[config.mk]
export PLATFORM = sky130hd
export DESIGN_NAME = Risc_32_bit
export DESIGN_NICKNAME = Risc_32_bit
export VERILOG_FILES = /design/flow/design.v
export SDC_FILE = /design/flow/constraint.sdc
export NUM_CORES = 4
export LEC_CHECK = 0
export CAP_MARGIN = 20
export CORE_MARGIN = 2
export CORE_UTILIZATION = 72
export SLEW_MARGIN = 20
[constraint.sdc]
create_clock -name core_clock -period 7.0 [get_ports {clk}]
set_input_delay 1.4000 -clock core_clock [delete_from_list [all_inputs] [get_ports {clk}]]
set_output_delay 1.4000 -clock core_clock [all_outputs]
set_load 0.01 [all_outputs]
[design.v]
module mux4_1 #(parameter BIT_WIDTH = 32)
(
  input      [1:0]           sel,
  input      [BIT_WIDTH-1:0] in0,
  input      [BIT_WIDTH-1:0] in1,
  input      [BIT_WIDTH-1:0] in2,
  input      [BIT_WIDTH-1:0] in3,
  output reg [BIT_WIDTH-1:0] out 
);
always @(*) begin
  case (sel)
    2'b00: out = in0;
    2'b01: out = in1;
    2'b10: out = in2;
    2'b11: out = in3;
    default : out = 0;
  endcase
end
endmodule
module ALU(
  input  [31:0] a             ,   
  input  [31:0] b             ,   
  input  [3:0]  ALUSel        ,  
  output reg [31:0] alu_result,   
  output zero_flag             
  );
  parameter ALUadd  =  4'b0000;
  parameter ALUsub  =  4'b0001;
  parameter ALUsll  =  4'b0010;
  parameter ALUslt  =  4'b0011;
  parameter ALUsltu =  4'b0100;
  parameter ALUxor  =  4'b0101;
  parameter ALUsrl  =  4'b0110;
  parameter ALUsra  =  4'b0111;
  parameter ALUor   =  4'b1000;
  parameter ALUand  =  4'b1001;
  parameter ALUnop  =  4'b1111;
  assign zero_flag = (alu_result == 32'd0) ? 1'b1: 1'b0;
  always @(*)
    begin 
    case(ALUSel)
      ALUadd : alu_result = a + b;  
      ALUsub : alu_result = a - b;  
      ALUsll : alu_result = a << b[4:0];
      ALUslt : alu_result = $signed(a) < $signed(b);
      ALUsltu: alu_result = a < b;
      ALUxor : alu_result = a ^ b;
      ALUsrl : alu_result = a >> b[4:0];
      ALUsra : alu_result = ({32{a[31]}} << {6'd32 - {1'b0, a[4:0]}}) |
                (a >> b[4:0]);
      ALUor  : alu_result = a | b;
      ALUand : alu_result = a & b;
      ALUnop : alu_result = 0;
      default:alu_result = 0;  
    endcase
  end
endmodule
module Branch_Comparator
(
  input        BrUn    ,
  input  [31:0]ex_DataA,
  input  [31:0]ex_DataB,
  output  reg  BrEq    ,
  output  reg  BrLt     
);
always @(*) begin
  if (BrUn) begin
      BrEq = (ex_DataA == ex_DataB) ? 1'b1 : 1'b0;
      BrLt = (ex_DataA < ex_DataB) ? 1'b1 : 1'b0;
  end
  else begin
      BrEq = ($signed(ex_DataA) == $signed(ex_DataB)) ? 1'b1 : 1'b0;
      BrLt = ($signed(ex_DataA) <  $signed(ex_DataB)) ? 1'b1 : 1'b0;
  end
end
endmodule
module Imm_Gen (
  input     [31:0] inst       ,
  input     [2:0]  ImmSel     ,
  output reg[31:0] imm         
);
  always @(*) begin : proc_imm
    case (ImmSel)
      3'b000: imm = {{20{inst[31]}},inst[31:20]};
      3'b001: imm = {{20{inst[31]}},inst[31:25], inst[11:7]};
      3'b010: imm = {{20{inst[31]}}, inst[7], inst[30:25], inst[11:8], 1'b0};
      3'b011: imm = {{12{inst[31]}}, inst[19:12], inst[20], inst[30:21], 1'b0};
      3'b100: imm = {inst[31:12],12'b0};
      default : imm = 32'b0;
    endcase
  end
endmodule
module Control_Unit(
    input            clk    ,
    input            rst_n  ,
    input            BrEq   ,
    input            BrLT   ,
    input      [6:0] opcode ,
    input      [6:0] funct7 ,
    input      [2:0] funct3 ,
    output reg [2:0] ImmSel ,
    output reg [1:0] PCSel  ,
    output reg       BrUn   ,
    output reg       ASel   ,
    output reg       BSel   ,
    output reg       MemRW  ,
    output reg       RegWEn ,
    output reg [1:0] WBSel  ,
    output reg [3:0] ALUSel  
);
parameter ImmSelI = 3'b000;
parameter ImmSelS = 3'b001;
parameter ImmSelB = 3'b010;
parameter ImmSelJ = 3'b011;
parameter ImmSelU = 3'b100;
parameter ImmSelR = 3'b111;
parameter ALUadd  =  4'b0000;
parameter ALUsub  =  4'b0001;
parameter ALUsll  =  4'b0010;
parameter ALUslt  =  4'b0011;
parameter ALUsltu =  4'b0100;
parameter ALUxor  =  4'b0101;
parameter ALUsrl  =  4'b0110;
parameter ALUsra  =  4'b0111;
parameter ALUor   =  4'b1000;
parameter ALUand  =  4'b1001;
parameter ALUnop  =  4'b1111;
parameter NoP     = 7'b0000000;
parameter R       = 7'b0110011;
parameter addi    = 7'b0010011;
parameter lw      = 7'b0000011;
parameter sw      = 7'b0100011;
parameter SB      = 7'b1100011;
parameter jalr    = 7'b1100111;
parameter jal     = 7'b1101111;
parameter auipc   = 7'b0010111;
always @(*)
begin
    ImmSel      = ImmSelR;
    PCSel       = 0;
    BrUn        = 0;
    ASel        = 0;
    BSel        = 0;
    MemRW       = 0;
    RegWEn      = 0;
    WBSel       = 2'b00;
    ALUSel      = ALUnop;
    case(opcode)
    R:
        case(funct3)
        3'b000:
            case(funct7)
            7'b0000000:  
                begin
                    PCSel       = 0;  
                    ImmSel      = ImmSelR;
                    ASel        = 0;  
                    BSel        = 0;  
                    ALUSel      = ALUadd;
                    MemRW       = 0;  
                    RegWEn      = 1;
                    WBSel       = 2'b01;  
                end
            7'b0100000:  
                begin
                    PCSel       = 0;  
                    ImmSel      = ImmSelR;
                    ASel        = 0;  
                    BSel        = 0;  
                    ALUSel      = ALUsub;
                    MemRW       = 0;  
                    RegWEn      = 1;
                    WBSel       = 2'b01;  
                end
            endcase
        3'b001:  
            begin
                PCSel           = 0;  
                ImmSel          = ImmSelR;
                ASel            = 0;  
                BSel            = 0;  
                ALUSel          = ALUsll;
                MemRW           = 0; 
                RegWEn          = 1;
                WBSel           = 2'b01;  
            end
        3'b010:  
            begin
                PCSel           = 0;  
                ImmSel          = ImmSelR;
                ASel            = 0;  
                BSel            = 0;  
                ALUSel          = ALUslt;
                MemRW           = 0;  
                RegWEn          = 1;
                WBSel           = 2'b01;  
            end
        3'b011:  
            begin
                PCSel           = 0;  
                ImmSel          = ImmSelR;
                ASel            = 0;  
                BSel            = 0;  
                ALUSel          = ALUsltu;
                MemRW           = 0;  
                RegWEn          = 1;
                WBSel           = 2'b01;  
            end
        3'b100:  
            begin
                PCSel           = 0;  
                ImmSel          = ImmSelR;
                ASel            = 0;  
                BSel            = 0;  
                ALUSel          = ALUxor;
                MemRW           = 0;  
                RegWEn          = 1;
                WBSel           = 2'b01;  
            end
        3'b101:
            case(funct7)
            7'b0000000:  
                begin
                    PCSel       = 0;  
                    ImmSel      = ImmSelR;
                    ASel        = 0;  
                    BSel        = 0;  
                    ALUSel      = ALUsrl;
                    MemRW       = 0;  
                    RegWEn      = 1;
                    WBSel       = 2'b01;  
                end
            7'b0100000:  
                begin
                    PCSel       = 0;  
                    ImmSel      = ImmSelR;
                    ASel        = 0;  
                    BSel        = 0;  
                    ALUSel      = ALUsra;
                    MemRW       = 0;  
                    RegWEn      = 1;
                    WBSel       = 2'b01;  
                end
            endcase
        3'b110:  
            begin
                PCSel           = 0;  
                ImmSel          = ImmSelR;
                ASel            = 0;  
                BSel            = 0;  
                ALUSel          = ALUor;
                MemRW           = 0;  
                RegWEn          = 1;
                WBSel           = 2'b01;  
            end
        3'b111:  
            begin
                PCSel           = 0;  
                ImmSel          = ImmSelR;
                ASel            = 0;  
                BSel            = 0;  
                ALUSel          = ALUand;
                MemRW           = 0;  
                RegWEn          = 1;
                WBSel           = 2'b01;  
            end
        endcase
    addi:
        begin
            PCSel               = 0;  
            ImmSel              = ImmSelI;  
            ASel                = 0;  
            BSel                = 1;  
            ALUSel              = ALUadd;
            MemRW               = 0;  
            RegWEn              = 1;
            WBSel               = 2'b01;  
        end
    lw:
        begin
            PCSel               = 0;  
            ImmSel              = ImmSelI;  
            BrUn                = 1'b0;
            ASel                = 0;  
            BSel                = 1;  
            ALUSel              = ALUadd;
            MemRW               = 0;  
            RegWEn              = 1;
            WBSel               = 2'b00;  
            end
    sw:
        begin
            PCSel               = 0;  
            ImmSel              = ImmSelS;  
            BrUn                = 1'b0;
            ASel                = 0;  
            BSel                = 1;  
            ALUSel              = ALUadd;
            MemRW               = 1;  
            RegWEn              = 0;
            WBSel               = 2'b00;
            end
    SB:
        case(funct3)
        3'b000:  
            begin
                PCSel           = (BrEq) ? 1 : 0;  
                ImmSel          = ImmSelB;  
                ASel            = 1;  
                BSel            = 1;  
                ALUSel          = ALUadd;
                MemRW           = 0;  
                RegWEn          = 0;
                WBSel           = 2'b00;
            end
        3'b001:  
            begin
                PCSel           = (BrLT) ? 0 : 1;  
                ImmSel          = ImmSelB;  
                ASel            = 1;  
                BSel            = 1;  
                ALUSel          = ALUadd;
                MemRW           = 0;  
                RegWEn          = 0;
                WBSel           = 2'b00;
            end
        3'b100:  
            begin
                PCSel           = (BrLT) ? 1 : 0;  
                ImmSel          = ImmSelB;  
                BrUn            = 0;
                ASel            = 1;  
                BSel            = 1;  
                ALUSel          = ALUadd;
                MemRW           = 0; 
                RegWEn          = 0;
                WBSel           = 2'b00;
            end
        3'b101:  
            begin
                PCSel           = (BrLT) ? 1 : 0;  
                ImmSel          = ImmSelB;  
                BrUn            = 1;
                ASel            = 1;  
                BSel            = 1;  
                ALUSel          = ALUadd;
                MemRW           = 0;  
                RegWEn          = 0;
                WBSel           = 2'b00;
            end
        endcase
    jalr:
        begin
            PCSel               = 2;  
            ImmSel              = ImmSelI;  
            ASel                = 0;  
            BSel                = 1;  
            ALUSel              = ALUadd;
            MemRW               = 0;  
            RegWEn              = 1;
            WBSel               = 2'b10;  
        end
    jal:
        begin
            PCSel               = 2;  
            ImmSel              = ImmSelJ;  
            ASel                = 1;  
            BSel                = 1;  
            ALUSel              = ALUadd;
            MemRW               = 0;  
            RegWEn              = 1;
            WBSel               = 2'b10;  
        end
    auipc:
        begin
            PCSel               = 0;  
            ImmSel              = ImmSelU;  
            BrUn                = 1'b0;
            ASel                = 1;  
            BSel                = 1;  
            ALUSel              = ALUadd;
            MemRW               = 0;  
            RegWEn              = 1;
            WBSel               = 2'b01;  
        end
    default: ALUSel             = ALUnop;
    endcase
end
endmodule
module Forwarding_Unit(
      input  wire [4:0]  ex_rs1     ,
      input  wire [4:0]  ex_rs2     ,
      input  wire [4:0]  mem_rd     ,
      input  wire [4:0]  wb_rd      ,
      input              mem_RegWEn ,
      input              wb_RegWEn  ,
      input              mem_MemRW  ,
      output reg  [1:0]  ForwardASel,
      output reg  [1:0]  ForwardBSel 
  );
always @(*)
  begin
    if ((mem_RegWEn == 1)&&(mem_MemRW == 1)&&(mem_rd!=5'b00000)&&(mem_rd==ex_rs1))
      begin
        ForwardASel = 2'b10;
      end
    else
      begin
        ForwardASel = 2'b00;
      end
    if ((mem_RegWEn == 1)&&(mem_MemRW == 1)&&(mem_rd!= 5'b00000)&&(mem_rd==ex_rs2))
      begin
        ForwardBSel = 2'b10;
      end
    else
      begin
        ForwardBSel = 2'b00;
      end
    if ((wb_RegWEn == 1)&&(mem_MemRW == 0)&&(wb_rd!= 5'b00000)&&(wb_rd==ex_rs1))
      begin
        ForwardASel = 2'b01;
      end
    else
      begin
        ForwardASel = 2'b00;
      end
    if ((wb_RegWEn == 1)&&(mem_MemRW == 0)&&(wb_rd!= 5'b00000)&&(wb_rd==ex_rs2))
      begin
        ForwardBSel = 2'b01;
      end
    else
      begin
        ForwardBSel = 2'b00;
      end
  end
endmodule
module Hazard_Detection_Unit(
      input              clk            ,
      input              rst_n          ,
      input  wire[4:0]   id_rs1         ,
      input  wire[4:0]   id_rs2         ,
      input  wire[4:0]   ex_rd          ,
      input      [6:0]   opcode         ,
      input              ex_MemRW       ,
      output reg         PCWrite        ,
      output             Reg_IF_ID_Data  
);
parameter NoP     = 7'b0000000;
parameter R       = 7'b0110011;
parameter addi    = 7'b0010011;
parameter lw      = 7'b0000011;
parameter sw      = 7'b0100011;
parameter SB      = 7'b1100011;
parameter jalr    = 7'b1100111;
parameter jal     = 7'b1101111;
parameter auipc   = 7'b0010111;
  reg [1:0] cnt0    ;
  reg [1:0] cnt1    ;
  wire      cnt_en0 ;
  reg       cnt_en1 ;
  wire      PCWrite0;
  wire      PCWrite1;
  assign cnt_en0 = ((opcode == SB) || (opcode == jalr)) ? 1 : 0;
  assign PCWrite0= ((cnt0 == 1) || (cnt0 == 2)) ? 0 : 1;
  assign PCWrite1= (cnt1 == 1) ? 0 : 1;
  assign Reg_IF_ID_Data = ((cnt0 == 1) || (cnt0 == 2)) ? 0 : 1;
  always @(posedge clk or negedge rst_n) begin
    if(~rst_n) begin
      cnt0 <= 0;
    end else begin
      if (cnt_en0) begin
        if (cnt0 < 2) begin
          cnt0 <= cnt0 +1;
        end else cnt0 <= 0;
      end 
      else cnt0 <= 0;
    end
  end
  always @(posedge clk or negedge rst_n) begin
    if(~rst_n) begin
      cnt1 <= 0;
    end else begin
      if (cnt_en1) begin
        if (cnt1 < 1) begin
          cnt1 <= cnt1 +1;
        end else cnt1 <= 0;
      end 
      else cnt1 <= 0;
    end
  end
  always @(*) begin
    if((ex_MemRW == 0) && (ex_rd == id_rs1) && (ex_rd != 0)) begin
      cnt_en1          = 1;
    end
    else begin
      cnt_en1          = 0;
    end
    if((ex_MemRW == 0) && (ex_rd == id_rs2) && (ex_rd != 0)) begin
      cnt_en1          = 1;
    end
    else begin
      cnt_en1          = 0;
    end
  end
  always @(*) begin : proc_PCWrite
    if ((opcode == SB) || (opcode == jalr)) begin
      PCWrite = PCWrite0;
    end 
    else PCWrite = PCWrite1;
  end
endmodule
module Register_Array (
    input  wire               clk    ,
    input  wire               rst_n  ,
    input  wire               RegWEn ,
    input  wire [4:0]         AddrD  ,
    input  wire [31:0]        DataD  ,
    input  wire [4:0]         AddrA  ,
    output reg  [31:0]        DataA  ,
    input  wire [4:0]         AddrB  ,
    output reg  [31:0]        DataB   
);
    reg[31:0]  regs[0:31];
    always @ (posedge clk) begin
        if (!rst_n) begin
            regs[0]  <=0;
            regs [1] <=0;
            regs [2] <=0;
            regs [3] <=0;
            regs [4] <=0;
            regs [5] <=0;
            regs [6] <=0;
            regs [7] <=0;
            regs [8] <=0;
            regs [9] <=0;
            regs [10]<=0;
            regs [11]<=0;
            regs [12]<=0;
            regs [13]<=0;
            regs [14]<=0;
            regs [15]<=0;
            regs [16]<=0;
            regs [17]<=0;
            regs [18]<=0;
            regs [19]<=0;
            regs [20]<=0;
            regs [21]<=0;
            regs [22]<=0;
            regs [23]<=0;
            regs [24]<=0;
            regs [25]<=0;
            regs [26]<=0;
            regs [27]<=0;
            regs [28]<=0;
            regs [29]<=0;
            regs [30]<=0;
            regs [31]<=0;
        end
        else begin
            if (RegWEn && AddrD != 0) begin
                regs[AddrD] <= DataD;
            end
        end
    end
    always @ (*) begin
        if (!rst_n || AddrA == 0) begin
            DataA <= 0;
        end else if (!RegWEn && AddrA == AddrD) begin
            DataA <= DataD;
        end else begin
            DataA <= regs[AddrA];
        end
    end
    always @ (*) begin
        if (!rst_n || AddrB == 0) begin
            DataB <= 0;
        end else if (!RegWEn && AddrB == AddrD) begin
            DataB <= DataD;
        end else begin
            DataB <= regs[AddrB];
        end
    end
endmodule
module Reg_IF_ID (
  input  wire        clk    ,
  input  wire        rst_n  ,
  input  wire [31:0] if_pc  ,
  input  wire [31:0] if_inst,
  output reg  [31:0] id_pc  ,
  output reg  [31:0] id_inst 
);
  always @ (posedge clk or negedge rst_n) begin
    if (!rst_n) begin
      id_pc   <= 0;
      id_inst <= 0;
    end else begin
      id_pc   <= if_pc;
      id_inst <= if_inst;
    end
  end
endmodule  
module Reg_ID_EX (
  input  wire        clk        ,
  input  wire        rst_n      ,
  input  wire [31:0] id_inst    ,
  input  wire [31:0] id_pc      ,
  input  wire [31:0] id_DataA   ,
  input  wire [31:0] id_DataB   ,
  input  wire [4:0]  id_rd      ,
  input  wire [4:0]  id_rs1     ,
  input  wire [4:0]  id_rs2     ,
  input       [2:0]  id_ImmSel  ,
  input       [1:0]  id_PCSel   ,
  input              id_BrUn    ,
  input              id_ASel    ,
  input              id_BSel    ,
  input              id_MemRW   ,
  input              id_RegWEn  ,
  input       [1:0]  id_WBSel   ,
  input       [3:0]  id_ALUSel  ,
  input       [31:0] id_imm     ,
  output reg  [31:0] ex_inst    ,
  output reg  [31:0] ex_DataA   ,
  output reg  [31:0] ex_DataB   ,
  output reg  [31:0] ex_pc      ,
  output reg  [4:0]  ex_rd      ,
  output reg  [4:0]  ex_rs1     ,
  output reg  [4:0]  ex_rs2     ,
  output reg  [2:0]  ex_ImmSel  ,
  output reg  [31:0] ex_imm     ,
  output reg  [1:0]  ex_PCSel   ,
  output reg         ex_BrUn    ,
  output reg         ex_ASel    ,
  output reg         ex_BSel    ,
  output reg         ex_MemRW   ,
  output reg         ex_RegWEn  ,
  output reg  [1:0]  ex_WBSel   ,
  output reg  [3:0]  ex_ALUSel   
);
  always @ (posedge clk) begin
    if (!rst_n) begin
      ex_imm   <= 0;
      ex_inst  <= 0;
      ex_pc    <= 0;
      ex_DataA <= 0;
      ex_DataB <= 0;
      ex_PCSel <= 0;
      ex_BrUn  <= 0;
      ex_ASel  <= 0;
      ex_BSel  <= 0;
      ex_MemRW <= 0;
      ex_RegWEn<= 0;
      ex_rd    <= 0;
      ex_rs1   <= 0;
      ex_rs2   <= 0;
      ex_ALUSel<= 0;
      ex_ImmSel<= 0;
      ex_WBSel <= 0;
    end else if (1) begin
      ex_imm   <= id_imm   ;
      ex_inst  <= id_inst  ;
      ex_pc    <= id_pc    ;
      ex_DataA <= id_DataA ;
      ex_DataB <= id_DataB ;
      ex_PCSel <= id_PCSel ;
      ex_BrUn  <= id_BrUn  ;
      ex_ASel  <= id_ASel  ;
      ex_BSel  <= id_BSel  ;
      ex_MemRW <= id_MemRW ;
      ex_RegWEn<= id_RegWEn;
      ex_rd    <= id_rd    ;
      ex_rs1   <= id_rs1   ;
      ex_rs2   <= id_rs2   ;
      ex_ALUSel<= id_ALUSel;
      ex_ImmSel<= id_ImmSel;
      ex_WBSel <= id_WBSel ;
    end
  end
endmodule  
module Reg_EX_MEM (
  input  wire        clk        ,
  input  wire        rst_n      ,
  input  wire        ex_MemRW   ,
  input  wire        ex_RegWEn  ,
  input  wire [4:0]  ex_rd      ,
  input  wire [31:0] ex_pc      ,
  input  wire [31:0] ex_imm     ,
  input  wire [31:0] ex_DataB   ,
  input  wire [31:0] ex_ALU_out ,
  input  wire [1:0]  ex_WBSel   ,
  input  wire [4:0]  ex_rs2     ,
  output reg         mem_RegWEn ,
  output reg         mem_MemRW  ,
  output reg  [1:0]  mem_WBSel  ,
  output reg  [31:0] mem_imm    ,
  output reg  [4:0]  mem_rd     ,
  output reg  [4:0]  mem_rs2    ,
  output reg  [31:0] mem_ALU_out,
  output reg  [31:0] mem_DataB  ,
  output reg  [31:0] mem_pc      
);
  always @ (posedge clk) begin
    if (!rst_n) begin
      mem_RegWEn   <= 0;
      mem_pc       <= 0;
      mem_ALU_out  <= 0;
      mem_DataB    <= 0;
      mem_imm      <= 0;
      mem_MemRW    <= 0;
      mem_rd       <= 0;
      mem_WBSel    <= 0;
      mem_rs2      <= 0;
    end else if (1) begin
      mem_RegWEn   <= ex_RegWEn ;
      mem_pc       <= ex_pc     ;
      mem_ALU_out  <= ex_ALU_out;
      mem_DataB    <= ex_DataB  ;
      mem_imm      <= ex_imm    ;
      mem_MemRW    <= ex_MemRW  ;
      mem_rd       <= ex_rd     ;
      mem_WBSel    <= ex_WBSel  ;
      mem_rs2      <= ex_rs2    ;
    end
  end
endmodule  
module Reg_MEM_WB (
  input  wire        clk        ,
  input  wire        rst_n      ,
  input  wire        mem_RegWEn ,
  input  wire [4:0]  mem_rd     ,
  input  wire [31:0] mem_pc     ,
  input  wire [31:0] mem_imm    ,
  input  wire [31:0] mem_DataB  ,
  input  wire [31:0] mem_ALU_out,
  input  wire [31:0] mem_WBData ,
  output reg         wb_RegWEn  ,
  output reg  [31:0] wb_WBData  ,
  output reg  [4:0]  wb_rd      , 
  output reg  [31:0] wb_ALU_out , 
  output reg  [31:0] wb_DataB   , 
  output reg  [31:0] wb_pc      ,
  output reg  [31:0] wb_imm     
);
  always @ (posedge clk) begin
    if (!rst_n) begin
      wb_WBData   <= 0;
      wb_RegWEn   <= 0;
      wb_pc       <= 0;
      wb_ALU_out  <= 0;
      wb_DataB    <= 0;
      wb_imm      <= 0;
      wb_rd       <= 0;
    end
    else begin
      wb_WBData   <= mem_WBData ;
      wb_RegWEn   <= mem_RegWEn ;
      wb_pc       <= mem_pc     ;
      wb_ALU_out  <= mem_ALU_out;
      wb_DataB    <= mem_DataB  ;
      wb_imm      <= mem_imm    ;
      wb_rd       <= mem_rd     ;
    end
  end
endmodule  
module Reg_PC(
  input         clk             ,
  input         rst_n           ,
  input  [31:0] ALU_out         ,
  input  [31:0] jump_pc         ,
  input         PCWrite         , 
  input  [1:0]  PCSel           , 
  output [31:0] pc_next           
  );
  reg [31:0] pc_curr;
  wire[31:0] pc_plus_1;
  assign pc_plus_1 = pc_curr + 32'h0001;
  assign pc_next = PCWrite ? pc_curr : 0; 
  always @(posedge clk or negedge rst_n) begin : proc_pc
    if(~rst_n) begin
      pc_curr <= 0;
    end else begin
      if (PCWrite == 0) begin
        pc_curr <=  pc_curr;
      end
      else begin
        if (PCSel == 1) begin
          pc_curr <= ALU_out;
        end
        else begin
          if (PCSel == 0) begin
            pc_curr <= pc_plus_1;
          end
          else pc_curr <= jump_pc;
        end
      end
    end
  end
endmodule
module State_IF (
  input        clk         ,   
  input        rst_n       ,   
  input [31:0] ex_ALU_out  ,
  input        PCWrite     ,
  input [31:0] jump_pc     ,
  input [1:0]  PCSel       ,
  input [31:0] imem_rdata  ,
  output[31:0] instruction ,
  output[31:0] pc           
);
  wire [31:0] pc_next;
  assign pc = pc_next;
  Reg_PC Reg_PC_i
  (
  .clk         (clk        ),
  .rst_n       (rst_n      ),
  .ALU_out     (ex_ALU_out ),
  .jump_pc     (jump_pc    ),
  .PCWrite     (PCWrite    ),
  .PCSel       (PCSel      ),
  .pc_next     (pc_next    ) 
  );
  assign instruction = imem_rdata;
endmodule
module Execute_Unit(
  input        clk        ,
  input        rst_n      ,
  input        id_BrUn    ,
  input        id_ASel    ,
  input        id_BSel    ,
  input [31:0] ex_pc      ,
  input [31:0] mem_ALU_out,
  input [1:0]  ForwardASel, 
  input [1:0]  ForwardBSel, 
  input [31:0] ex_DataA   ,
  input [31:0] ex_DataB   ,
  input [31:0] imm        ,
  input [31:0] wb_WBData  ,
  input [3:0]  ex_ALUSel      ,
  output[31:0] ex_ALU_out     ,
  output       ex_BrEq        ,
  output       ex_BrLT        ,
  output[31:0] ex_ForwardDataB 
);
  wire [31:0] ALU_DataA   ;
  wire [31:0] ALU_DataB   ;
  wire [31:0] ForwardDataA;
  wire [31:0] ForwardDataB;
  wire zero_flag;
  assign ex_ForwardDataB = ForwardDataB;
  assign ALU_DataA = id_ASel ? ex_pc : ForwardDataA;
  assign ALU_DataB = id_BSel ? imm   : ForwardDataB;
  mux4_1 ForwardA_mux
  (
  .sel(ForwardASel ),
  .in0(ex_DataA    ),
  .in1(wb_WBData   ),
  .in2(mem_ALU_out ),
  .in3(32'd0       ),
  .out(ForwardDataA) 
  );
  mux4_1 ForwardB_mux
  (
  .sel(ForwardBSel ),
  .in0(ex_DataB    ),
  .in1(wb_WBData   ),
  .in2(mem_ALU_out ),
  .in3(32'd0       ),
  .out(ForwardDataB) 
  );
  Branch_Comparator Branch_Comparator_i
  (
  .BrUn       (id_BrUn    ),
  .ex_DataA   (ex_DataA   ),
  .ex_DataB   (ex_DataB   ),
  .BrEq       (ex_BrEq    ),
  .BrLt       (ex_BrLT    ) 
  );
  ALU ALU_Unit
  (
  .a          (ALU_DataA   ),
  .b          (ALU_DataB   ),
  .ALUSel     (ex_ALUSel   ),
  .alu_result (ex_ALU_out  ),
  .zero_flag  (zero_flag   ) 
  );
endmodule
module Risc_32_bit
(
  input         clk       ,
  input         rst_n     ,
  output [31:0] imem_addr ,
  input  [31:0] imem_rdata,
  output [31:0] dmem_addr ,
  output [31:0] dmem_wdata,
  output        dmem_we   ,
  input  [31:0] dmem_rdata
);
  parameter ImmSelI = 3'b000;
  parameter ImmSelS = 3'b001;
  parameter ImmSelB = 3'b010;
  parameter ImmSelJ = 3'b011;
  parameter ImmSelU = 3'b100;
  parameter ImmSelR = 3'b111;
  wire [31:0] if_inst;
  wire [31:0] if_pc  ;
  wire [31:0] id_pc    ;
  wire [6:0]  id_opcode;
  wire [31:0] id_inst  ;
  wire [4:0]  id_rd    ;
  wire [4:0]  id_rs1   ;
  wire [4:0]  id_rs2   ;
  wire [2:0]  id_funct3;
  wire [6:0]  id_funct7;
  wire [2:0]  id_ImmSel;
  wire [31:0] id_imm   ;
  wire [1:0]  id_PCSel ;
  wire        id_BrUn  ;
  wire        id_ASel  ;
  wire        id_BSel  ;
  wire        id_MemRW ;
  wire        id_RegWEn;
  wire [1:0]  id_WBSel ;
  wire [3:0]  id_ALUSel;
  wire [31:0] id_DataA ;
  wire [31:0] id_DataB ;
  wire [31:0] id_jump_pc;
  wire [31:0] ex_imm         ;
  wire        ex_we          ;
  wire [31:0] ex_DataA       ;
  wire [31:0] ex_DataB       ;
  wire [31:0] ex_pc          ;
  wire [4:0]  ex_rd          ;
  wire [4:0]  ex_rs1         ;
  wire [4:0]  ex_rs2         ;
  wire [2:0]  ex_ImmSel      ;
  wire        ex_BrEq        ;
  wire        ex_BrLT        ;
  wire [1:0]  ex_PCSel       ;
  wire        ex_BrUn        ;
  wire        ex_ASel        ;
  wire        ex_BSel        ;
  wire        ex_MemRW       ;
  wire        ex_RegWEn      ;
  wire [1:0]  ex_WBSel       ;
  wire [3:0]  ex_ALUSel      ;
  wire [31:0] ex_inst        ;
  wire [31:0] ex_ALU_out     ;
  wire [31:0] ex_ForwardDataB;
  wire        mem_RegWEn ;
  wire        mem_MemRW  ;
  wire [4:0]  mem_rd     ;
  wire [31:0] mem_imm    ;
  wire [31:0] mem_ALU_out;
  wire [31:0] mem_DataB  ;
  wire [31:0] mem_pc     ;
  wire [31:0] mem_WBData ;
  wire [1:0]  mem_WBSel  ;
  wire [4:0]  mem_rs2    ;
  wire        wb_RegWEn  ;
  wire [4:0]  wb_rd      ;
  wire [31:0] wb_ALU_out ;
  wire [31:0] wb_DataB   ;
  wire [31:0] wb_pc      ;
  wire [31:0] wb_WBData  ;
  wire [31:0] wb_imm     ;
  wire        PCWrite    ;
  wire        Reg_IF_ID_Data  ;
  wire [1:0]  ForwardASel;
  wire [1:0]  ForwardBSel;
  State_IF State_IF_if
  (
  .clk        (clk         ),
  .rst_n      (rst_n       ),
  .ex_ALU_out (ex_ALU_out  ),
  .PCWrite    (PCWrite     ),
  .jump_pc    (id_jump_pc  ),
  .PCSel      (id_PCSel    ),
  .imem_rdata (imem_rdata  ),
  .instruction(if_inst     ),
  .pc         (if_pc       ) 
  );
  assign imem_addr = if_pc;
  Reg_IF_ID Reg_IF_ID_i
  (
  .clk    (clk    ),
  .rst_n  (rst_n  ),
  .if_pc  (if_pc  ),
  .if_inst(if_inst),
  .id_pc  (id_pc  ),
  .id_inst(id_inst) 
  );
  assign id_opcode = id_inst[6:0];
  assign id_rd     = ((id_ImmSel != ImmSelS) || (id_ImmSel != ImmSelB)) ? id_inst[11:7] : 0;
  assign id_rs1    = ((id_ImmSel != ImmSelJ) || (id_ImmSel != ImmSelU)) ? id_inst[19:15]: 0;
  assign id_rs2    = ((id_ImmSel == ImmSelR) || (id_ImmSel == ImmSelB) || (id_ImmSel== ImmSelS)) ? id_inst[24:20] : 0; 
  assign id_funct3 = id_inst[14:12];
  assign id_funct7 = id_inst[31:25];
  assign id_jump_pc= (id_ImmSel == ImmSelB) ? (id_pc + id_imm) : 0;
  Control_Unit Control_Unit_i
  (
   .clk        (clk        ),
   .rst_n      (rst_n      ),
   .funct7     (id_funct7  ),
   .funct3     (id_funct3  ),
   .BrEq       (ex_BrEq    ),
   .BrLT       (ex_BrLT    ),
   .ImmSel     (id_ImmSel  ),
   .opcode     (id_opcode  ),
   .PCSel      (id_PCSel   ),
   .BrUn       (id_BrUn    ),
   .ASel       (id_ASel    ),
   .BSel       (id_BSel    ),
   .RegWEn     (id_RegWEn  ),
   .MemRW      (id_MemRW   ),
   .WBSel      (id_WBSel   ),
   .ALUSel     (id_ALUSel  ) 
  );
  Register_Array Register_Array_i
  (
  .clk          (clk       ),
  .rst_n        (rst_n     ),
  .RegWEn       (wb_RegWEn ),
  .AddrD        (wb_rd     ),
  .DataD        (wb_WBData ),
  .AddrA        (id_rs1    ),
  .AddrB        (id_rs2    ),
  .DataA        (id_DataA  ),
  .DataB        (id_DataB  ) 
  );
  Imm_Gen ImmGen_i
  (
  .inst       (id_inst    ),
  .ImmSel     (id_ImmSel  ),
  .imm        (id_imm     ) 
  );
  Reg_ID_EX Reg_ID_EX
  (
  .clk      (clk      ),
  .rst_n    (rst_n    ),
  .id_inst  (id_inst  ),
  .id_pc    (id_pc    ),
  .id_DataA (id_DataA ),
  .id_DataB (id_DataB ),
  .id_rd    (id_rd    ),
  .id_rs1   (id_rs1   ),
  .id_rs2   (id_rs2   ),
  .id_imm   (id_imm   ),
  .id_ImmSel(id_ImmSel),
  .id_PCSel (id_PCSel ),
  .id_BrUn  (id_BrUn  ),
  .id_ASel  (id_ASel  ),
  .id_BSel  (id_BSel  ),
  .id_MemRW (id_MemRW ),
  .id_RegWEn(id_RegWEn),
  .id_WBSel (id_WBSel ),
  .id_ALUSel(id_ALUSel),
  .ex_inst  (ex_inst  ),
  .ex_DataA (ex_DataA ),
  .ex_DataB (ex_DataB ),
  .ex_pc    (ex_pc    ),
  .ex_rd    (ex_rd    ),
  .ex_rs1   (ex_rs1   ),
  .ex_rs2   (ex_rs2   ),
  .ex_imm   (ex_imm   ),
  .ex_ImmSel(ex_ImmSel),
  .ex_PCSel (ex_PCSel ),
  .ex_BrUn  (ex_BrUn  ),
  .ex_ASel  (ex_ASel  ),
  .ex_BSel  (ex_BSel  ),
  .ex_MemRW (ex_MemRW ),
  .ex_RegWEn(ex_RegWEn),
  .ex_WBSel (ex_WBSel ),
  .ex_ALUSel(ex_ALUSel) 
  );
  Execute_Unit Execute_Unit_i
  (
  .clk            (clk            ),
  .rst_n          (rst_n          ),
  .id_BrUn        (ex_BrUn        ),
  .id_ASel        (ex_ASel        ),
  .id_BSel        (ex_BSel        ),
  .ex_pc          (ex_pc          ),
  .mem_ALU_out    (mem_ALU_out    ),
  .ForwardASel    (ForwardASel    ),
  .ForwardBSel    (ForwardBSel    ),
  .ex_DataA       (ex_DataA       ),
  .ex_DataB       (ex_DataB       ),
  .imm            (ex_imm         ),
  .wb_WBData      (wb_WBData      ),
  .ex_ALUSel      (ex_ALUSel      ),
  .ex_ALU_out     (ex_ALU_out     ),
  .ex_ForwardDataB(ex_ForwardDataB),
  .ex_BrEq        (ex_BrEq        ),
  .ex_BrLT        (ex_BrLT        ) 
  );
  Reg_EX_MEM Reg_EX_MEM
  (
  .clk        (clk        ),
  .rst_n      (rst_n      ),
  .ex_RegWEn  (ex_RegWEn  ),
  .ex_imm     (ex_imm     ),
  .ex_MemRW   (ex_MemRW   ),
  .ex_rd      (ex_rd      ),
  .ex_rs2     (ex_rs2     ),
  .ex_pc      (ex_pc      ),
  .ex_DataB   (ex_DataB   ),
  .ex_ALU_out (ex_ALU_out ),
  .ex_WBSel   (ex_WBSel   ),
  .mem_imm    (mem_imm    ),
  .mem_RegWEn (mem_RegWEn ),
  .mem_MemRW  (mem_MemRW  ),
  .mem_rd     (mem_rd     ),
  .mem_rs2    (mem_rs2    ),
  .mem_ALU_out(mem_ALU_out),
  .mem_DataB  (mem_DataB  ),
  .mem_pc     (mem_pc     ),
  .mem_WBSel  (mem_WBSel  ) 
  );
  wire [31:0] DataB_out;
  assign dmem_addr  = mem_ALU_out;
  assign dmem_wdata = ex_ForwardDataB;
  assign dmem_we    = mem_MemRW;
  assign DataB_out  = (mem_MemRW == 0) ? dmem_rdata : 32'd0;
  Reg_MEM_WB Reg_MEM_WB_i
  (
  .clk        (clk        ),
  .rst_n      (rst_n      ),
  .mem_RegWEn (mem_RegWEn ),
  .mem_rd     (mem_rd     ),
  .mem_pc     (mem_pc     ),
  .mem_imm    (mem_imm    ),
  .mem_WBData (mem_WBData ),
  .mem_DataB  (DataB_out  ),  
  .mem_ALU_out(mem_ALU_out),
  .wb_imm     (wb_imm     ),
  .wb_RegWEn  (wb_RegWEn  ),
  .wb_rd      (wb_rd      ),
  .wb_ALU_out (wb_ALU_out ),
  .wb_DataB   (wb_DataB   ),
  .wb_WBData  (wb_WBData  ),
  .wb_pc      (wb_pc      ) 
  );
  wire [31:0] mem_pc_plus_1 = mem_pc + 32'h0001;
  mux4_1 WBMux_i
  (
  .sel(mem_WBSel    ),
  .in0(DataB_out    ),
  .in1(mem_ALU_out  ),
  .in2(mem_pc_plus_1),
  .in3(32'd0        ),
  .out(mem_WBData    ) 
  );
  Hazard_Detection_Unit Hazard_Detection_Unit_i
  (
  .clk            (clk           ),
  .rst_n          (rst_n         ),
  .opcode         (id_opcode     ),
  .id_rs1         (id_rs1        ),
  .id_rs2         (id_rs2        ),
  .ex_rd          (ex_rd         ),
  .ex_MemRW       (ex_MemRW      ),
  .PCWrite        (PCWrite       ),
  .Reg_IF_ID_Data (Reg_IF_ID_Data) 
  );
  Forwarding_Unit Forwarding_Unit_i
  (
  .ex_rs1     (ex_rs1     ),
  .ex_rs2     (ex_rs2     ),
  .mem_rd     (mem_rd     ),
  .wb_rd      (wb_rd      ),
  .mem_RegWEn (mem_RegWEn ),
  .wb_RegWEn  (wb_RegWEn  ),
  .mem_MemRW  (mem_MemRW  ),
  .ForwardASel(ForwardASel),
  .ForwardBSel(ForwardBSel) 
  );
endmodule
[run.sh]
#!/bin/bash
# the make line also repeats each setting of config.mk as NAME=value (left out here)
make -C /OpenROAD-flow-scripts/flow DESIGN_CONFIG=/design/flow/config.mk WORK_HOME=/design/flow/orfs CLKGATE_MAP_FILE= finish
==> summary.json, run 1 <==
{
  "area_fraction_in_compound_gates_after_synthesis_pct": 11.4,
  "placed_area_sq_mm": 0.0822,
  "post_synth_fa_ha_maj_area_fraction_pct": 2.20,
  "netlist.area_leader.share_pct": 39.1,
  "floorplan.core_util_pct": 72.4,
  "detailedPlacementHpwl_mm": 213,
  "gp_routability_congestion": 1.14,
  "floorplan.rows": 121,
  "postCtsSetupBuffers": 0,
  "enable_flop_cells": 1024,
  "synth_async_sr_flop_share_pct": 7.17,
  "yosysTopAreaCell": "sky130_fd_sc_hd__edfxtp_1",
  "preCtsSetupSlack_ns": 0.551,
  "logic_family": "simple AND/OR/NAND/NOR gates",
  "ys_sh_mux_pct": 14.5,
  "coreArea_sq_mm": 0.109,
  "postSynthAreaPerCell_sq_um": 11.1,
  "chip_area_sq_mm": 0.112,
  "post_synth_inst_count": 7082,
  "flops_out_of_synthesis": 1395,
  "synth_top_flop_cell": "sky130_fd_sc_hd__edfxtp_1",
  "clock-sinks": 1395,
  "yosys_cells": 7082,
  "io_buffers": 162,
  "cts_htree_levels": 4,
  "stopping_stage": "global routing (5_1_grt)",
  "postCtsResizedCells": 0,
  "yosysWarningCount": 13,
  "die.size.x_um": 334,
  "ctsLongestPathBuffers": 3,
  "simple_gate_area_share_pct": 17.8,
  "cts.hold.buffers_added": 0,
  "sequential_cell_area_fraction_in_the_yosys_report_pct": 49.2,
  "synth_cell_type_count": 98,
  "die_height_um": 334,
  "ctsRootBufferMaster": "sky130_fd_sc_hd__clkbuf_16",
  "io_pins": 163,
  "yosys.area_share.xor_xnor_pct": 0.713,
  "run_status": "aborted with a tool error",
  "top_cell": "sky130_fd_sc_hd__and2_1",
  "yosysChipArea_sq_mm": 0.0786,
  "cts-buffers-inserted": 141,
  "synthTopCellsByCount": "sky130_fd_sc_hd__and2_1, sky130_fd_sc_hd__edfxtp_1, sky130_fd_sc_hd__nand2_1, sky130_fd_sc_hd__clkbuf_1, sky130_fd_sc_hd__nor2_1",
  "syn_area_sq_mm": 0.0786,
  "topCellsByArea": "sky130_fd_sc_hd__edfxtp_1, sky130_fd_sc_hd__mux4_2, sky130_fd_sc_hd__and2_1, sky130_fd_sc_hd__dfxtp_1, sky130_fd_sc_hd__dfrtp_1"
}
metrics by stage:
step / hold WS (ns) / std cells
2_1_floorplan: 0.405 / 7113
3_3_place_gp: 0.414 / 8264
3_5_place_dp: 0.427 / 8264
4_1_cts: 0.446 / 8524
==> inputs of run 2 (changes only) <==
Settings changed: ABC_AREA set to 0, CELL_PAD_IN_SITES_DETAIL_PLACEMENT set to 0, CORE_ASPECT_RATIO set to 0.74, CORE_MARGIN 2 to 7, CORE_UTILIZATION 72 to 56, CTS_CLUSTER_DIAMETER set to 81, CTS_CLUSTER_SIZE set to 18, PLACE_DENSITY_LB_ADDON set to 0.17, SETUP_SLACK_MARGIN set to 1.17.
Clock period 7.0 ns to 4.79 ns, I/O delays scaled along.
==> summary.json, run 2 <==
{
  "worst_slew_pin_slew_ns": 1.23,
  "number_of_antenna_violations_at_the_first_check_in_global_routing": 29,
  "synthTopCellsByCount": "sky130_fd_sc_hd__and2_1, sky130_fd_sc_hd__edfxtp_1, sky130_fd_sc_hd__nand2_1, sky130_fd_sc_hd__clkbuf_1, sky130_fd_sc_hd__nor2_1",
  "crit_required_ns": 5.45,
  "coreArea_sq_mm": 0.140,
  "hold_path_class": "in2async",
  "worst_path_largest_cell_delay_ns": 0.52,
  "fmax_ghz": 0.182,
  "io_buffers": 162,
  "floorplan.core_util_pct": 56.3,
  "sequential_cell_area_fraction_in_the_yosys_report_pct": 49.2,
  "globalRoute.totalOverflow": 0,
  "clock_insertion_delay_worst_skew_ns": 0.77,
  "final_critical_path_setup_slack_ns": -0.697,
  "number_of_global_route_vias_before_repair": 63159,
  "chip_area_sq_mm": 0.151,
  "gp_routability_congestion": 1.09,
  "flops_out_of_synthesis": 1395,
  "blocking_checks": "setup timing",
  "syn_area_sq_mm": 0.0786,
  "crit_type": "reg2reg",
  "worst-r2r-setup-slack_ns": -0.70,
  "ys_sh_mux_pct": 14.5,
  "seq_power_share_pct": 47.8,
  "p_int_w": 0.0199,
  "ant_nets": 0,
  "gr-usage-all-layers_pct": 43.1,
  "top_cell": "sky130_fd_sc_hd__and2_1",
  "final_core_util_pct": 67.0,
  "power.share.combinational_pct": 24.3,
  "synth_top_flop_cell": "sky130_fd_sc_hd__edfxtp_1",
  "path_cells": "or3_4, buf_6, o311ai_4, buf_6, nor4_1, a221oi_1, ha_1, or4_4, nor4_4, buf_4, nand2_2, o31a_1, o211ai_1, buf_4, a311oi_4, o31a_1, o31ai_2, mux2i_1, or4_4, a21o_1",
  "hold_viol_final": 0,
  "simple_gate_area_share_pct": 17.8,
  "cellPowerDensity_mw_per_mm2": 310,
  "synth_async_sr_flop_share_pct": 7.17,
  "run_status": "complete, but fails checks",
  "floorplan.rows": 118,
  "crit-reg2reg-launch": "Reg_MEM_WB_i.wb_rd[4]",
  "worst-path-buf-inv": 4,
  "clock-sinks": 1395,
  "finClkSkew_ns": 0.0311,
  "crit_end": "State_IF_if.Reg_PC_i.pc_curr[29]",
  "postSynthAreaPerCell_sq_um": 11.1,
  "die.size.x_um": 449,
  "cts-buffers-inserted": 90,
  "crit_path_max_fanout": 5,
  "logic_family": "simple AND/OR/NAND/NOR gates",
  "ctsRootBufferMaster": "sky130_fd_sc_hd__clkbuf_16",
  "io_pins": 163,
  "cts.hold.buffers_added": 0,
  "worstRegToRegCells": 20,
  "comb-power_w": 0.00704,
  "grt_pass1_wl_mm": 472,
  "enable_flop_cells": 1024,
  "area_fraction_in_compound_gates_after_synthesis_pct": 11.4,
  "cap_violations": 0,
  "area_delta_synth_final_pct": 19.0,
  "drt-pass1-iter-count": 9,
  "finalWirelength_mm": 340,
  "ctsLongestPathBuffers": 3,
  "critical_path.startpoint_type": "flop",
  "topCellsByArea": "sky130_fd_sc_hd__edfxtp_1, sky130_fd_sc_hd__mux4_2, sky130_fd_sc_hd__and2_1, sky130_fd_sc_hd__dfxtp_1, sky130_fd_sc_hd__dfrtp_1",
  "timing.critical_path.max_delay_family": "AND-OR/OR-AND gates",
  "fin_crit_sh_pct": 115,
  "timing.final.crit_period_ns": 5.49,
  "detailedPlacementHpwl_mm": 232,
  "tool_warning_count": 100,
  "preCtsSetupSlack_ns": -0.863,
  "yosysChipArea_sq_mm": 0.0786,
  "pins_over_their_slew_limit": 0,
  "total_switching_power_w": 0.00903,
  "yosys_cells": 7082,
  "routed-via-count": 67243,
  "synth_cell_type_count": 98,
  "path_clk_slew_ns": 0.09,
  "yosysWarningCount": 13,
  "power.largest_group": "sequential cells",
  "drt_iter0_markers": 12217,
  "wl_per_cell_um": 35.7,
  "cts_tree": "done",
  "power_sequential_w": 0.0138,
  "grt_start_max_net_pins": 142,
  "clock_network_power_w": 0.00807,
  "finalPower_w": 0.0290,
  "setup_viol": 47,
  "slowest_library_cell_on_the_worst_path": "sky130_fd_sc_hd__or4_4",
  "filler_cell_count": 10577,
  "final_net_count": 7787,
  "critPathLaunch": "Reg_MEM_WB_i.wb_rd[4]",
  "cts_htree_levels": 3,
  "switching_portion_of_total_power_pct": 31.2,
  "unrepaired_setup_endpoints_after_global_routing": "true",
  "post-route-drc-count": 0,
  "worstSetupPathDepth": 20,
  "netlist.area_leader.share_pct": 39.1,
  "die_height_um": 336,
  "post_synth_inst_count": 7082,
  "yosysTopAreaCell": "sky130_fd_sc_hd__edfxtp_1",
  "clock_network_power_share_pct": 27.9,
  "cp-end-kind": "flop",
  "post_synth_fa_ha_maj_area_fraction_pct": 2.20,
  "critical_path.reg2reg.endpoint": "State_IF_if.Reg_PC_i.pc_curr[29]",
  "yosys.area_share.xor_xnor_pct": 0.713,
  "vdd.ir_drop.worst_mv": 0.317,
  "maxSlewHeadroom_pct": 17.7,
  "worstPathArrival_ns": 6.15,
  "leakage_nw": 36.0,
  "route.detailed.vias_per_inst": 7.06
}
## run 2: area by class of cell
class / instances / area (sq um) / area share (%)
multi-input combinational: 4867 / 39700 / 42.5
sequential: 1395 / 38700 / 41.4
timing repair buffer: 1049 / 9390 / 10.0
clock buffer: 149 / 2520 / 2.69
tap: 1860 / 2330 / 2.49
inverter: 181 / 689 / 0.737
clock inverter: 9 / 139 / 0.149
antenna: 12 / 30.0 / 0.0321
## run 2: what timing repair did
action / CTS / global route
setup buffers: 59 / 50
pin swaps: 106 / 72
endpoints found under the setup margin: 161 / 160
cloned: 2 / 3
gates resized: 433 / 313
## run 2: through the flow
| step | instance area, sq um | hold WS (ns) | std cells | TNS (ns) |
|---|---|---|---|---|
| after floorplan | 78900 | 0.405 | 7113 | -2.81 |
| after global placement | 87200 | 0.428 | 9236 | -24.48 |
| after detailed placement | 87200 | 0.431 | 9237 | -25.23 |
| after CTS | 92200 | 0.0636 | 9456 | -10.27 |
| after global routing | 93500 | 0.0671 | 9513 | -20.04 |
| final | 93500 | 0.102 | 9522 | -14.26 |
## run 2: layer usage
layer,vias to the layer above,global-route usage [%],share of wire (%)
li1,27255,-,-
met1,33081,63.2,39
met2,6026,56.9,38
met3,873,17.9,18
met4,8,15.7,4.7
met5,-,0.968,0.084
==> inputs of run 3 (changes only) <==
Settings changed: ABC_AREA 0 to unset, CAP_MARGIN 20 to 30, CELL_PAD_IN_SITES_DETAIL_PLACEMENT 0 to unset, CORE_ASPECT_RATIO 0.74 to unset, CORE_MARGIN 7 to 2, CORE_UTILIZATION 56 to 40, CTS_CLUSTER_DIAMETER 81 to unset, CTS_CLUSTER_SIZE 18 to 69, HOLD_SLACK_MARGIN set to 0.28, MAX_ROUTING_LAYER set to met4, PLACE_DENSITY_LB_ADDON 0.17 to unset, SETUP_SLACK_MARGIN 1.17 to unset, TNS_END_PERCENT set to 50.
Clock period 4.79 ns to 8.5 ns, I/O delays scaled along.
==> summary.json, run 3 <==
{
  "run_status": "complete, no violations",
  "crit_required_ns": 9.23,
  "place.detailed.instances": 9456,
  "combined_flip_flop_and_latch_cell_area_sq_mm": 0.0387,
  "critical_path.startpoint_type": "flop",
  "critPathLaunch": "Reg_MEM_WB_i.wb_rd[3]",
  "finalWirelength_mm": 334,
  "ys_sh_mux_pct": 14.5,
  "yosys.area_share.xor_xnor_pct": 0.713,
  "grt_pass1_wl_mm": 465,
  "power.largest_group": "sequential cells",
  "ctsRootBufferMaster": "sky130_fd_sc_hd__clkbuf_16",
  "area_fraction_in_compound_gates_after_synthesis_pct": 11.4,
  "tool_warning_count": 96,
  "area_delta_synth_final_pct": 13.3,
  "slowest_library_cell_on_the_worst_path": "sky130_fd_sc_hd__or4_1",
  "fin_cells": 9768,
  "enable_flop_cells": 1024,
  "hold_path_class": "reg2reg",
  "worst-r2r-setup-slack_ns": 1.23,
  "unrepaired_setup_endpoints_after_global_routing": "false",
  "timing.final.crit_period_ns": 7.27,
  "number_of_antenna_violations_at_the_first_check_in_global_routing": 24,
  "globalRoute.totalOverflow": 0,
  "drt_iter0_markers": 9825,
  "power.share.combinational_pct": 16.6,
  "ctsLongestPathBuffers": 3,
  "crit-reg2reg-launch": "Reg_MEM_WB_i.wb_rd[3]",
  "timing.critical_path.max_delay_family": "simple AND/OR/NAND/NOR gates",
  "holdPathStages": 1,
  "clock-sinks": 1395,
  "topCellsByArea": "sky130_fd_sc_hd__edfxtp_1, sky130_fd_sc_hd__mux4_2, sky130_fd_sc_hd__and2_1, sky130_fd_sc_hd__dfxtp_1, sky130_fd_sc_hd__dfrtp_1",
  "io_buffers": 162,
  "simple_gate_area_share_pct": 17.8,
  "floorplan.rows": 162,
  "cts.hold.buffers_added": 0,
  "leakage_nw": 33.2,
  "clock_network_power_w": 0.00713,
  "netlist.area_leader.share_pct": 39.1,
  "worstRegToRegCells": 18,
  "synth_async_sr_flop_share_pct": 7.17,
  "worstSetupPathDepth": 18,
  "finClkSkew_ns": 0.0482,
  "logic_family": "simple AND/OR/NAND/NOR gates",
  "finalPower_w": 0.0180,
  "power_sequential_w": 0.00786,
  "wl_per_cell_um": 34.2,
  "p_int_w": 0.0127,
  "seq_power_share_pct": 43.7,
  "final_net_count": 7205,
  "hold_viol_final": 0,
  "path_cells": "or3_1, buf_4, o311a_1, nand2_1, mux2_2, mux2_2, ha_1, or4_1, nor4_1, nand2_1, o31a_1, o211ai_1, a311oi_1, o31a_1, o31ai_1, mux2i_1, or4_1, a21o_1",
  "postCtsResizedCells": 0,
  "final_core_util_pct": 45.7,
  "io_pins": 163,
  "detailedPlacementHpwl_mm": 217,
  "pins_over_their_slew_limit": 0,
  "switching_portion_of_total_power_pct": 29.4,
  "flops_out_of_synthesis": 1395,
  "yosysChipArea_sq_mm": 0.0786,
  "die_height_um": 447,
  "path_clk_slew_ns": 0.06,
  "postCtsSetupBuffers": 0,
  "preCtsSetupSlack_ns": 1.41,
  "worst_path_largest_cell_delay_ns": 0.62,
  "ant_nets": 0,
  "yosysWarningCount": 13,
  "postSynthAreaPerCell_sq_um": 11.1,
  "gr-usage-all-layers_pct": 33.7,
  "chip_area_sq_mm": 0.200,
  "drt-pass1-iter-count": 8,
  "grt_start_max_net_pins": 106,
  "total_switching_power_w": 0.00528,
  "crit_path_max_fanout": 14,
  "synthTopCellsByCount": "sky130_fd_sc_hd__and2_1, sky130_fd_sc_hd__edfxtp_1, sky130_fd_sc_hd__nand2_1, sky130_fd_sc_hd__clkbuf_1, sky130_fd_sc_hd__nor2_1",
  "hp-start": "Reg_ID_EX.ex_WBSel[0]",
  "final_critical_path_setup_slack_ns": 1.23,
  "combGateArea_sq_mm": 0.0374,
  "crit_type": "reg2reg",
  "synth_top_flop_cell": "sky130_fd_sc_hd__edfxtp_1",
  "crit_end": "State_IF_if.Reg_PC_i.pc_curr[29]",
  "die.size.x_um": 447,
  "top_cell": "sky130_fd_sc_hd__and2_1",
  "sequential_cell_area_fraction_in_the_yosys_report_pct": 49.2,
  "floorplan.core_util_pct": 40.3,
  "number_of_global_route_vias_before_repair": 60565,
  "post_synth_fa_ha_maj_area_fraction_pct": 2.20,
  "route.detailed.vias_per_inst": 6.46,
  "filler_cell_count": 17842,
  "cts-buffers-inserted": 160,
  "setup_viol": 0,
  "cap_violations": 0,
  "post_synth_inst_count": 7082,
  "routed-via-count": 63116,
  "fin_setup_tns_ns": 0,
  "gp_routability_congestion": 1.02,
  "comb-power_w": 0.00298,
  "vdd.ir_drop.worst_mv": 0.228,
  "cts_htree_levels": 4,
  "coreArea_sq_mm": 0.195,
  "clock_insertion_delay_worst_skew_ns": 0.86,
  "syn_area_sq_mm": 0.0786,
  "critical_path.reg2reg.endpoint": "State_IF_if.Reg_PC_i.pc_curr[29]",
  "cp-end-kind": "flop",
  "post-route-drc-count": 0,
  "cellPowerDensity_mw_per_mm2": 202,
  "synth_cell_type_count": 98,
  "clock_network_power_share_pct": 39.7,
  "timing.hold.worst_endpoint": "Reg_EX_MEM.mem_WBSel[0]",
  "cts_tree": "done",
  "maxSlewHeadroom_pct": 26.5,
  "worst-path-buf-inv": 1,
  "yosys_cells": 7082,
  "worstPathArrival_ns": 8.00,
  "fin_crit_sh_pct": 85.5,
  "yosysTopAreaCell": "sky130_fd_sc_hd__edfxtp_1",
  "worst_slew_pin_slew_ns": 1.09,
  "fmax_ghz": 0.138
}
[run 3: layout make-up]
class / instances / area share [%]
sequential: 1395 / 43.5
multi-input combinational: 4866 / 42.0
clock buffer: 216 / 5.02
timing repair buffer: 398 / 4.00
tap: 2624 / 3.69
clock inverter: 74 / 0.984
inverter: 181 / 0.777
antenna: 14 / 0.0393
[run 3: routing by layer]
| metal | part of all wire (%) | track usage [%] | vias up |
|---|---|---|---|
| met5 | 0 | - | - |
| met4 | 6.8 | 19.4 | 0 |
| met3 | 11 | 7.63 | 983 |
| met2 | 45 | 50.6 | 4314 |
| met1 | 37 | 41.9 | 31688 |
| li1 | - | - | 26131 |
[run 3: through the flow]
step | hold slack [ns] | instance area (sq um)
after global placement | 0.419 | 83500
after global routing | 0.455 | 89000
after detailed placement | 0.422 | 83600
final | 0.432 | 89000
after CTS | 0.435 | 88900
after floorplan | 0.405 | 78700
==> inputs of run 4 (changes only) <==
Settings changed: CAP_MARGIN 30 to 25, CORE_UTILIZATION 40 to 27, CTS_CLUSTER_DIAMETER set to 377, CTS_CLUSTER_SIZE 69 to unset, GPL_ROUTABILITY_DRIVEN set to 0, HOLD_SLACK_MARGIN 0.28 to 0.25, TNS_END_PERCENT 50 to unset.
==> summary.json, run 4 <==
{
  "fin_setup_tns_ns": 0,
  "finClkSkew_ns": 0.0616,
  "preCtsSetupSlack_ns": 1.26,
  "route.met3.wl_mm": 46.5,
  "power.largest_group": "sequential cells",
  "path_cells": "or3_1, o311a_1, nand2_1, mux2_2, mux2_2, ha_1, or4_1, nor4_1, nand2_1, o31a_1, o211ai_1, a311oi_1, o31a_1, o31ai_1, mux2i_1, or4_1, a21o_1",
  "timing.hold.worst_endpoint": "Reg_MEM_WB_i.wb_rd[2]",
  "wl_per_cell_um": 30.2,
  "run_status": "complete, no violations",
  "power_sequential_w": 0.00789,
  "pins_over_their_slew_limit": 0,
  "synthTopCellsByCount": "sky130_fd_sc_hd__and2_1, sky130_fd_sc_hd__edfxtp_1, sky130_fd_sc_hd__nand2_1, sky130_fd_sc_hd__clkbuf_1, sky130_fd_sc_hd__nor2_1",
  "routed-via-count": 63756,
  "hold_viol_final": 0,
  "cts-buffers-inserted": 157,
  "fmax_ghz": 0.134,
  "crit_required_ns": 9.21,
  "number_of_antenna_violations_at_the_first_check_in_global_routing": 30,
  "critPathLaunch": "Reg_MEM_WB_i.wb_rd[3]",
  "topCellsByArea": "sky130_fd_sc_hd__edfxtp_1, sky130_fd_sc_hd__mux4_2, sky130_fd_sc_hd__and2_1, sky130_fd_sc_hd__dfxtp_1, sky130_fd_sc_hd__dfrtp_1",
  "leakage_nw": 32.9,
  "tool_warning_count": 107,
  "synth_async_sr_flop_share_pct": 7.17,
  "comb-power_w": 0.00291,
  "ctsRootBufferMaster": "sky130_fd_sc_hd__clkbuf_16",
  "setup_viol": 0,
  "cts_htree_levels": 4,
  "synth_cell_type_count": 98,
  "io_pins": 163,
  "number_of_global_route_vias_before_repair": 61689,
  "top_cell": "sky130_fd_sc_hd__and2_1",
  "crit-reg2reg-launch": "Reg_MEM_WB_i.wb_rd[3]",
  "drt-pass1-iter-count": 10,
  "globalRoute.totalOverflow": 0,
  "gr-usage-all-layers_pct": 22.4,
  "clock-sinks": 1395,
  "worst_path_largest_cell_delay_ns": 0.77,
  "worstPathArrival_ns": 8.17,
  "holdPathStages": 1,
  "grt_start_max_net_pins": 157,
  "hp-start": "Reg_EX_MEM.mem_rd[2]",
  "postCtsSetupBuffers": 0,
  "route.detailed.vias_per_inst": 5.78,
  "route.layer.met1.wl_mm": 117,
  "yosysChipArea_sq_mm": 0.0786,
  "p_int_w": 0.0125,
  "finalWirelength_mm": 332,
  "clock_insertion_delay_worst_skew_ns": 0.85,
  "cts.hold.buffers_added": 0,
  "die.size.x_um": 543,
  "syn_area_sq_mm": 0.0786,
  "grt_pass1_wl_mm": 462,
  "slowest_library_cell_on_the_worst_path": "sky130_fd_sc_hd__or3_1",
  "vdd.ir_drop.worst_mv": 0.191,
  "cap_violations": 0,
  "io_buffers": 162,
  "worst_slew_pin_slew_ns": 1.16,
  "clock_network_power_w": 0.00693,
  "met2_wirelength_mm": 146,
  "critical_path.reg2reg.endpoint": "State_IF_if.Reg_PC_i.pc_curr[29]",
  "enable_flop_cells": 1024,
  "clock_network_power_share_pct": 39.1,
  "worstSetupPathDepth": 17,
  "seq_power_share_pct": 44.5,
  "ant_nets": 0,
  "cp-end-kind": "flop",
  "worst-path-buf-inv": 0,
  "chip_area_sq_mm": 0.295,
  "drt_iter0_markers": 9823,
  "post_synth_fa_ha_maj_area_fraction_pct": 2.20,
  "area_delta_synth_final_pct": 14.9,
  "crit_path_max_fanout": 16,
  "yosysTopAreaCell": "sky130_fd_sc_hd__edfxtp_1",
  "switching_portion_of_total_power_pct": 29.7,
  "yosysWarningCount": 13,
  "hold_path_class": "reg2reg",
  "crit_type": "reg2reg",
  "cellPowerDensity_mw_per_mm2": 197,
  "floorplan.core_util_pct": 27.1,
  "maxSlewHeadroom_pct": 21.9,
  "fin_crit_sh_pct": 87.7,
  "postCtsResizedCells": 0,
  "top_layer_used": "met4",
  "total_switching_power_w": 0.00526,
  "flops_out_of_synthesis": 1395,
  "final_critical_path_setup_slack_ns": 1.04,
  "yosys.area_share.xor_xnor_pct": 0.713,
  "final_core_util_pct": 31.1,
  "final_net_count": 7165,
  "worst-r2r-setup-slack_ns": 1.04,
  "cts_tree": "done",
  "timing.final.crit_period_ns": 7.46,
  "die_height_um": 543,
  "detailedPlacementHpwl_mm": 207,
  "critical_path.startpoint_type": "flop",
  "simple_gate_area_share_pct": 17.8,
  "ctsLongestPathBuffers": 3,
  "post-route-drc-count": 0,
  "crit_end": "State_IF_if.Reg_PC_i.pc_curr[29]",
  "floorplan.rows": 198,
  "ys_sh_mux_pct": 14.5,
  "unrepaired_setup_endpoints_after_global_routing": "false",
  "sequential_cell_area_fraction_in_the_yosys_report_pct": 49.2,
  "coreArea_sq_mm": 0.290,
  "worstRegToRegCells": 17,
  "post_synth_inst_count": 7082,
  "yosys_cells": 7082,
  "postSynthAreaPerCell_sq_um": 11.1,
  "logic_family": "simple AND/OR/NAND/NOR gates",
  "power.share.combinational_pct": 16.4,
  "synth_top_flop_cell": "sky130_fd_sc_hd__edfxtp_1",
  "netlist.area_leader.share_pct": 39.1,
  "path_clk_slew_ns": 0.06,
  "timing.critical_path.max_delay_family": "simple AND/OR/NAND/NOR gates",
  "area_fraction_in_compound_gates_after_synthesis_pct": 11.4
}
-- run 4: layer usage --
metal	global-route usage, %	vias to the layer above
met2	33.7	4879
met5	-	-
met1	26.0	31532
met4	13.1	0
li1	-	26063
met3	7.67	1282
-- run 4: per-stage QoR --
stage          instance area [sq um]  hold WS, ns  total power [W]  std cells
2_1_floorplan                  78700        0.405          0.00951       7113
3_3_place_gp                   84800        0.427           0.0108      10694
3_5_place_dp                   84800        0.431           0.0108      10696
4_1_cts                        90100        0.425           0.0176      10986
5_1_grt                        90200        0.438           0.0182      11014
6_report                       90300        0.416           0.0177      11021
-- run 4: area by class of cell --
| cell class | count | area (sq um) |
|---|---|---|
| flip-flops and latches | 1395 | 38700 |
| repair buffers | 361 | 3320 |
| clock inverters | 79 | 905 |
| well taps | 3900 | 4880 |
| fillers | 29217 | 200000 |
| clock buffers | 211 | 4320 |
| inverters | 181 | 689 |
| diodes | 28 | 70.1 |
| multi-input cells | 4866 | 37400 |
==> inputs of run 5 (changes only) <==
Settings changed: CAP_MARGIN 25 to 20, CORE_UTILIZATION 27 to 18, CTS_CLUSTER_DIAMETER 377 to unset, GPL_ROUTABILITY_DRIVEN 0 to unset, HOLD_SLACK_MARGIN 0.25 to unset, MAX_ROUTING_LAYER met4 to unset.
Clock period 8.5 ns to 7.85 ns, I/O delays scaled along.
==> summary.json, run 5 <==
{
  "seq_power_share_pct": 44.3,
  "comb-power_w": 0.00324,
  "crit-reg2reg-launch": "Reg_MEM_WB_i.wb_rd[2]",
  "floorplan.core_util_pct": 18.1,
  "post-route-drc-count": 0,
  "io_buffers": 162,
  "synth_top_flop_cell": "sky130_fd_sc_hd__edfxtp_1",
  "hold_path_class": "reg2reg",
  "route.detailed.vias_per_inst": 4.84,
  "cts-buffers-inserted": 158,
  "gp_routability_congestion": 0.967,
  "postCtsResizedCells": 0,
  "path_clk_slew_ns": 0.06,
  "sequential_cell_area_fraction_in_the_yosys_report_pct": 49.2,
  "io_pins": 163,
  "clock-sinks": 1395,
  "maxSlewHeadroom_pct": 22.2,
  "postSynthAreaPerCell_sq_um": 11.1,
  "switching_portion_of_total_power_pct": 30.1,
  "placed_area_sq_mm": 0.0876,
  "clock_network_power_share_pct": 38.8,
  "filler_cell_count": 46306,
  "simple_gate_area_share_pct": 17.8,
  "worst_slew_pin_slew_ns": 1.16,
  "hp-start": "Reg_IF_ID_i.id_pc[10]",
  "critical_path.startpoint_type": "flop",
  "postCtsSetupBuffers": 0,
  "crit_type": "reg2reg",
  "gr-usage-all-layers_pct": 15.0,
  "crit_path_max_fanout": 14,
  "power.largest_group": "sequential cells",
  "synth_async_sr_flop_share_pct": 7.17,
  "fin_setup_tns_ns": 0,
  "clock_network_power_w": 0.00747,
  "grt_start_max_net_pins": 101,
  "cts.hold.buffers_added": 0,
  "floorplan.rows": 242,
  "grt_pass1_wl_mm": 478,
  "post_synth_inst_count": 7082,
  "wl_per_cell_um": 26.9,
  "die.size.x_um": 665,
  "setup_viol": 0,
  "die_height_um": 665,
  "globalRoute.totalOverflow": 0,
  "topCellsByArea": "sky130_fd_sc_hd__edfxtp_1, sky130_fd_sc_hd__mux4_2, sky130_fd_sc_hd__and2_1, sky130_fd_sc_hd__dfxtp_1, sky130_fd_sc_hd__dfrtp_1",
  "fin_crit_sh_pct": 89.9,
  "worst-path-buf-inv": 1,
  "power.share.combinational_pct": 16.8,
  "critPathLaunch": "Reg_MEM_WB_i.wb_rd[2]",
  "post_synth_fa_ha_maj_area_fraction_pct": 2.20,
  "yosysWarningCount": 13,
  "cts_tree": "done",
  "crit_end": "State_IF_if.Reg_PC_i.pc_curr[0]",
  "number_of_antenna_violations_at_the_first_check_in_global_routing": 35,
  "ys_sh_mux_pct": 14.5,
  "hold_viol_final": 0,
  "cp-end-kind": "flop",
  "fmax_ghz": 0.142,
  "power_sequential_w": 0.00853,
  "post-route-cell-area_sq_mm": 0.0928,
  "coreArea_sq_mm": 0.435,
  "total_switching_power_w": 0.00580,
  "synthTopCellsByCount": "sky130_fd_sc_hd__and2_1, sky130_fd_sc_hd__edfxtp_1, sky130_fd_sc_hd__nand2_1, sky130_fd_sc_hd__clkbuf_1, sky130_fd_sc_hd__nor2_1",
  "number_of_global_route_vias_before_repair": 59629,
  "worst-r2r-setup-slack_ns": 0.79,
  "finClkSkew_ns": 0.0816,
  "ctsRootBufferMaster": "sky130_fd_sc_hd__clkbuf_16",
  "timing.hold.worst_endpoint": "Reg_ID_EX.ex_pc[10]",
  "top_cell": "sky130_fd_sc_hd__and2_1",
  "leakage_nw": 33.0,
  "ctsLongestPathBuffers": 3,
  "slowest_library_cell_on_the_worst_path": "sky130_fd_sc_hd__or3_1",
  "worstRegToRegCells": 17,
  "cts_htree_levels": 4,
  "timing.critical_path.max_delay_family": "AND-OR/OR-AND gates",
  "crit_required_ns": 8.55,
  "flops_out_of_synthesis": 1395,
  "worst_path_largest_cell_delay_ns": 0.80,
  "yosysTopAreaCell": "sky130_fd_sc_hd__edfxtp_1",
  "fin_cells": 12881,
  "unrepaired_setup_endpoints_after_global_routing": "false",
  "drt_iter0_markers": 9323,
  "clock_insertion_delay_worst_skew_ns": 0.87,
  "path_cells": "or3_1, o311ai_2, o21ai_0, a31o_2, clkinv_1, fa_1, nor2b_1, o31a_1, a2bb2oi_1, a21oi_1, o21ai_0, a21oi_1, o22a_1, nor2b_1, o31a_1, a2111o_1, a221o_1",
  "ant_nets": 0,
  "yosysChipArea_sq_mm": 0.0786,
  "run_status": "complete, no violations",
  "logic_family": "simple AND/OR/NAND/NOR gates",
  "holdPathStages": 1,
  "syn_area_sq_mm": 0.0786,
  "cap_violations": 0,
  "netlist.area_leader.share_pct": 39.1,
  "yosys.area_share.xor_xnor_pct": 0.713,
  "critical_path.reg2reg.endpoint": "State_IF_if.Reg_PC_i.pc_curr[0]",
  "area_delta_synth_final_pct": 18.1,
  "synth_cell_type_count": 98,
  "place.detailed.instances": 12566,
  "tool_warning_count": 96,
  "drt-pass1-iter-count": 6,
  "finalWirelength_mm": 346,
  "routed-via-count": 62334,
  "p_int_w": 0.0134
}
==> run 5: area by class of cell <==
class                      count  area [sq um]  area share [%]
tap                         5734          7170            7.73
timing repair buffer         390          3530            3.81
inverter                     181           689           0.743
sequential                  1395         38700            41.7
clock inverter                72           776           0.836
multi-input combinational   4866         37500            40.4
antenna                       29          72.6          0.0782
clock buffer                 214          4360            4.70
==> run 5: routing by layer <==
layer	vias up	track usage, %	wire length, um	share of wire, %
met1	31190	19.1	132000	38
met2	4132	23.8	155000	45
met4	12	7.31	19800	5.7
li1	26144	-	-	-
met3	856	3.73	38300	11
met5	-	0	75	0.022
==> run 5: stage by stage <==
step	total power [W]	util, %	setup slack (ns)
3_5_place_dp	0.0118	20.2	0.922
5_1_grt	0.0197	21.4	0.562
2_1_floorplan	0.0103	-	1.95
6_report	0.0192	21.4	0.791
4_1_cts	0.0192	21.3	0.866
3_3_place_gp	0.0118	20.1	0.928
Power is estimated from default activity; no workload was simulated.
